## exp/tundra
// axi_gpio_expanded
module axi_gpio_expanded
#(
    parameter C_ALL_INPUTS        = 0,             
    parameter C_ALL_OUTPUTS       = 0,             
    parameter C_GPIO_WIDTH        = 32,            
    parameter C_DOUT_DEFAULT      = 32'h00000000,  
    parameter C_TRI_DEFAULT       = 32'hFFFFFFFF,  
    parameter C_IS_DUAL           = 1,             
    parameter C_ALL_INPUTS_2      = 0,             
    parameter C_ALL_OUTPUTS_2     = 0,             
    parameter C_GPIO2_WIDTH       = 32,            
    parameter C_DOUT_DEFAULT_2    = 32'h00000000,  
    parameter C_TRI_DEFAULT_2     = 32'hFFFFFFFF,  
    parameter C_INTERRUPT_PRESENT = 1              
)
(
    input logic ACLK,     
    input logic ARESETn,  
    input  logic              [8:2] AWADDR,    
    input  logic              [2:0] AWPROT,    
    input  logic                    AWVALID,   
    output logic                    AWREADY,   
    input  logic             [31:0] WDATA,   
    input  logic              [3:0] WSTRB,   
    input  logic                    WVALID,  
    output logic                    WREADY,  
    output logic              [1:0] BRESP,   
    output logic                    BVALID,  
    input  logic                    BREADY,  
    input  logic              [8:2] ARADDR,    
    input  logic              [2:0] ARPROT,    
    input  logic                    ARVALID,   
    output logic                    ARREADY,   
    output logic             [31:0] RDATA,   
    output logic              [1:0] RRESP,   
    output logic                    RVALID,  
    input  logic                    RREADY,  
    output logic ip2intc_irpt,                    
    input  logic  [C_GPIO_WIDTH-1:0] gpio_io_i,   
    output logic  [C_GPIO_WIDTH-1:0] gpio_io_o,   
    output logic  [C_GPIO_WIDTH-1:0] gpio_io_t,   
    input  logic [C_GPIO2_WIDTH-1:0] gpio2_io_i,  
    output logic [C_GPIO2_WIDTH-1:0] gpio2_io_o,  
    output logic [C_GPIO2_WIDTH-1:0] gpio2_io_t   
);
For scale: roughly 1100 cells after synthesis, roughly 300 I/O pins.
Settings: LEC_CHECK=0, ABC_AREA=0, CAP_MARGIN=20, CELL_PAD_IN_SITES_DETAIL_PLACEMENT=0, CELL_PAD_IN_SITES_GLOBAL_PLACEMENT=0, CORE_ASPECT_RATIO=1.01, CORE_MARGIN=2, CORE_UTILIZATION=70, CTS_CLUSTER_SIZE=33, GPL_ROUTABILITY_DRIVEN=1, GPL_TIMING_DRIVEN=1, MAX_ROUTING_LAYER=met5, SLEW_MARGIN=20; clock period 1.73 ns.
run.sh (not shown) runs the stock make flow with config.mk's settings and CLKGATE_MAP_FILE=.
What ended exp/tundra was a tool error in clock tree synthesis; the run never finished.
The following lists how exp/zinc was set up differently from exp/tundra:
Settings: GPL_ROUTABILITY_DRIVEN: 1 -> unset; CTS_CLUSTER_SIZE: 33 -> unset; CORE_ASPECT_RATIO: 1.01 -> unset; CORE_UTILIZATION: 70 -> 63; ABC_AREA: 0 -> unset; CELL_PAD_IN_SITES_DETAIL_PLACEMENT: 0 -> unset; CELL_PAD_IN_SITES_GLOBAL_PLACEMENT: 0 -> unset; GPL_TIMING_DRIVEN: 1 -> unset; MAX_ROUTING_LAYER: met5 -> unset; the clock period (ns, I/O delays scaled along): 1.73 -> 6.61.
Results
- exp/tundra | ERROR | clock tree synthesis
- Having completed the whole flow, exp/zinc delivered a layout that passed the timing, DRC and antenna checks.
- When exp/zinc is set beside exp/tundra, its half-perimeter wire length of the detailed placement result turns out to be about 15% smaller.
- exp/tundra -> exp/zinc: post-detailed-placement cell area decreased by a few percent
- Cell total after placement (lower): exp/zinc
- exp/zinc ended up with a lower placer congestion estimate than exp/tundra did.
- From exp/tundra to exp/zinc, aoi/oai-family share of the synthesized area did not move at all.
- exp/zinc has number of standard-cell rows in the floorplan above what exp/tundra had.
- exp/tundra has a lower vertical die dimension than exp/zinc.
- Width of the die grows by a few percent when moving from exp/tundra to exp/zinc.
- exp/tundra → exp/zinc: sequential area share after synthesis held, die area up 1700 um^2, worst setup timing slack at the placement stage increased by 3.41 ns relative to the old numbers.
Input-level comparison between exp/delta and exp/zinc:
Settings: an added SETUP_SLACK_MARGIN of 1.0; a change of CORE_UTILIZATION from 63 to 64; a change of the clock period (ns, I/O delays scaled along) from 6.61 to 3.39.
--- outcome ---
The higher global-route usage of exp/delta and exp/zinc is in exp/delta. exp/zinc has lower vias after detailed routing than exp/delta. Against exp/zinc, exp/delta comes in 1 lower on instance count on the critical path. gpio.ip_int_en[0] as the endpoint of the worst setup timing path was reported by exp/delta, and gpio.s_axi_RDATA[22] by exp/zinc. The higher die area came out of exp/zinc. Sequential power is lower on exp/zinc. Compared with exp/zinc, in exp/delta routed wire length went up by 2.9%; number of non-clock buffers in the layout went up by about 2%; number of endpoints with negative hold slack in the final report was more or less identical.
No activity file was given, so power comes from the tool's default toggle rates.
